== oak ==
==> flow/design.v <==
module URP_PCIE_CRC32_GEN
#(
    parameter   DATA_WIDTH              = 224,
    parameter   CRC_WIDTH               = 32
)
(
    input   wire    [DATA_WIDTH-1:0]    data_i,
    output  logic   [CRC_WIDTH-1:0]     checksum_o
);
    logic           [DATA_WIDTH-1:0]    dividend;
    logic           [CRC_WIDTH-1:0]     crc_temp;
    always_comb begin
        dividend                            = data_i;
        crc_temp                            = 32'h00000000;
        for (int unsigned i = 0; i < DATA_WIDTH; i = i + 1) begin
            if (crc_temp[CRC_WIDTH-1] != dividend[DATA_WIDTH-1]) begin
                crc_temp                        = (crc_temp << 1) ^ 32'h814141AB;
            end 
            else begin
                crc_temp                        = crc_temp << 1;
            end
            dividend                            = dividend << 1;
        end
    end
    assign  checksum_o                  = crc_temp;   
endmodule
module URP_PCIE_RX_DATA_LINK_LAYER (
    input   logic                   clk,
    input   logic                   rst_n,
    input   logic   [267:0]         tlp_data_i,  
    input   logic                   tlp_data_valid_i,  
    output  logic                   tlp_data_ready_o,  
    output  logic   [31:0]          dllp_o,  
    output  logic                   dllp_valid_o,  
    input   logic                   dllp_read_i,  
    output  logic   [223:0]         tlp_data_o,  
    output  logic                   tlp_data_valid_o,  
    input   logic                   tlp_data_ready_i  
);
    logic [31:0]                lcrc_computed;       
    logic [31:0]                lcrc_received;       
    logic                       lcrc_valid;          
    logic [11:0]                sequence_number;     
    logic [11:0]                sequence_expected;   
    logic                       nak_scheduled_flag; 
    logic                       ack_scheduled_flag;
    logic [31:0]                dllp_data_gen;       
    logic lcrc_valid_o;
    logic [267:0] tlp_data_with_crc;
    logic [235:0] tlp_data_no_crc;
    logic [223:0] tlp_data_reg;
    logic valid;
    URP_PCIE_CRC32_GEN #(
        .DATA_WIDTH(236),   
        .CRC_WIDTH(32)      
    ) lcrc_gen (
        .data_i(tlp_data_i[267:32]),  
        .checksum_o(lcrc_computed)                     
    );
    always_comb begin
        lcrc_valid = 1'b1;
        lcrc_received = tlp_data_i[31:0];   
        if (lcrc_computed == lcrc_received) begin
            lcrc_valid = 1'b1;  
        end else begin
            lcrc_valid = 1'b0;
        end
    end
    always_ff @(posedge clk or negedge rst_n) begin
        if (!rst_n) begin
            sequence_expected <= 12'b0;   
            ack_scheduled_flag <= 1'b0;  
            nak_scheduled_flag <= 1'b0;  
            tlp_data_reg <= 223'b0;
            valid <= 1'b0;
            sequence_number <= 12'b0;
        end else if ( tlp_data_valid_i == lcrc_valid ) begin
            sequence_number = tlp_data_i[267:256];  
            if (sequence_number > sequence_expected) begin
                nak_scheduled_flag <= 1'b1;   
                ack_scheduled_flag <= 1'b0;   
                valid <= 1'b0;
            end else if (sequence_number < sequence_expected) begin
                nak_scheduled_flag <= 1'b0;   
                ack_scheduled_flag <= 1'b1;   
                valid <= 1'b1;
            end else if(sequence_number == sequence_expected) begin  
                tlp_data_reg <= tlp_data_i[255:32];
                valid <= 1'b1;
                sequence_expected <= sequence_expected + 1;  
            end
        end
    end
    always_ff @(posedge clk or negedge rst_n) begin
        if (!rst_n) begin
            dllp_data_gen <= 32'd0;
            dllp_valid_o <= 1'b0;
        end else if (tlp_data_valid_i && lcrc_valid) begin
            if (ack_scheduled_flag) begin  
                dllp_data_gen <= {20'b0,sequence_expected-1};  
                dllp_valid_o <= 1'b1;  
            end else if (nak_scheduled_flag) begin  
                dllp_data_gen <= {3'b0, 1'b1, 16'b0, sequence_expected};  
                dllp_valid_o <= 1'b1;  
            end else begin  
                dllp_valid_o <= 1'b0;  
            end
        end
    end
    assign tlp_data_o = tlp_data_reg;   
    assign tlp_data_valid_o = tlp_data_valid_i && lcrc_valid && valid;  
    assign tlp_data_ready_o = tlp_data_ready_i;  
    assign dllp_o = dllp_data_gen;
endmodule
export LEC_CHECK = 0
export CAP_MARGIN = 35
export CORE_MARGIN = 2
export CORE_UTILIZATION = 58
export CTS_CLUSTER_DIAMETER = 270
export HOLD_SLACK_MARGIN = 0.3
export SETUP_SLACK_MARGIN = -1.63
export SLEW_MARGIN = 20
export TNS_END_PERCENT = 5
create_clock -name core_clock -period 21.1 [get_ports {clk}]
run.sh (not shown) runs the stock make flow with config.mk's settings and CLKGATE_MAP_FILE=.
[oak] flow finished | final checks: failed | reasons: setup timing
Edits applied to the flow inputs when going from oak to pine:
Settings: a change of CAP_MARGIN from 35 to 20; a deleted TNS_END_PERCENT that had been 5; a deleted SETUP_SLACK_MARGIN that had been -1.63; a deleted CTS_CLUSTER_DIAMETER that had been 270; a change of HOLD_SLACK_MARGIN from 0.3 to 0.05; a change of CORE_UTILIZATION from 58 to 53; a change of the clock period (ns, I/O delays scaled along) from 21.1 to 29.0.
Findings:
pine | stages: all done | timing, DRC, antenna: all pass. Compared with oak, pine ends up with a smaller final cell area. Between oak and pine, wire length of the first global-routing pass decreased. Compared with oak, in pine wire length shrank by about 7%; utilization -15 points; cell count lost 581; routed wire length per instance rose about 4.6%. The pin count of the biggest net entering global routing reported for pine is greater than that of oak by 110%. The sequential share of layout area reported for pine is greater than that of oak by 1.4 points.
Input changes introduced in birch (baseline for comparison: pine):
Settings: an added PLACE_DENSITY_LB_ADDON of 0.02; a change of CORE_MARGIN from 2 to 3; a change of SLEW_MARGIN from 20 to 10; an added CTS_CLUSTER_SIZE of 47; an added ABC_AREA of 1.
--- outcome ---
STATUS run=birch STAGES=ALL_DONE FINAL_CHECKS=FAILED CAUSE=setup timing. The lower final clock period utilization by the worst path of pine and birch is in pine. Diff pine -> birch | portion of the layout cell area used by non-clock buffers | increase of 9.3 points. From pine to birch, port buffer count did not move at all. The number of iterations in the first detailed-routing pass in birch sits 1 below the value recorded for pine. Measured against pine, the number of DRC markers after the initial detailed-route iteration of birch comes out at 1.3 times the reference value. birch against pine: sequential cell area share saw a decrease, wire length of the first global-routing pass moved up, Yosys chip area lost 260 sq um, met2 usage in global routing went up.
For maple, these inputs were changed with respect to birch:
Settings: PLACE_DENSITY_LB_ADDON removed (was 0.02); CORE_MARGIN changed from 3 to 2; CORE_UTILIZATION changed from 53 to 58; HOLD_SLACK_MARGIN removed (was 0.05); SLEW_MARGIN changed from 10 to 20; ABC_AREA removed (was 1); CTS_CLUSTER_SIZE removed (was 47); the clock period (ns, I/O delays scaled along) changed from 29.0 to 15.9.
## What came out
FAIL for each of birch and maple
birch: complete, dirty (setup timing)
maple did not run to completion, as it errored out during global routing.
[maple] yosys-reported design area after synthesis rose 0.71% relative to birch
maple ends up with a post-synthesis xor/xnor area fraction that is 28 points higher than in birch.
Relative to birch, the area fraction in and, or, nand and nor cells after synthesis of maple is lower by 21 points.
birch → maple: total die area decreased by 0.0066 sq mm relative to the old numbers; synthesized-area fraction occupied by adder cells closely matched the old numbers; die height decreased by about 5% relative to the old numbers; distinct cell type count after synthesis decreased by 2 relative to the old numbers; post-synthesis cell area increased by about 0.7% relative to the old numbers.
NOTE: cell area after placement in maple exceeds that of birch
Edits applied to the flow inputs when going from maple to cedar:
Settings: SETUP_SLACK_MARGIN: unset -> -1.63; HOLD_SLACK_MARGIN: unset -> 0.3; the clock period (ns, I/O delays scaled along): 15.9 -> 21.1.
--- outcome ---
No crash in cedar: every stage finished, but the layout fails its final checks due to setup timing. Overall die width came out exactly the same in maple and cedar. Standard cell core area came out exactly the same in maple and cedar. Reported for maple and cedar, H-tree depth reported by CTS turned out identical to the last digit. Number of top-level pins: cedar vs maple identical. The final reports for cedar and maple show pre-CTS setup slack higher in the former. Cell area reported after detailed placement came out lower on cedar than on maple. Any difference in synthesized instance count between cedar and maple is small enough to ignore. On synthesized chip area reported by yosys, maple and cedar are basically level. Compared with maple, in cedar total CTS buffers rose 3.3%; HPWL after detailed placement fell by 8400 um.
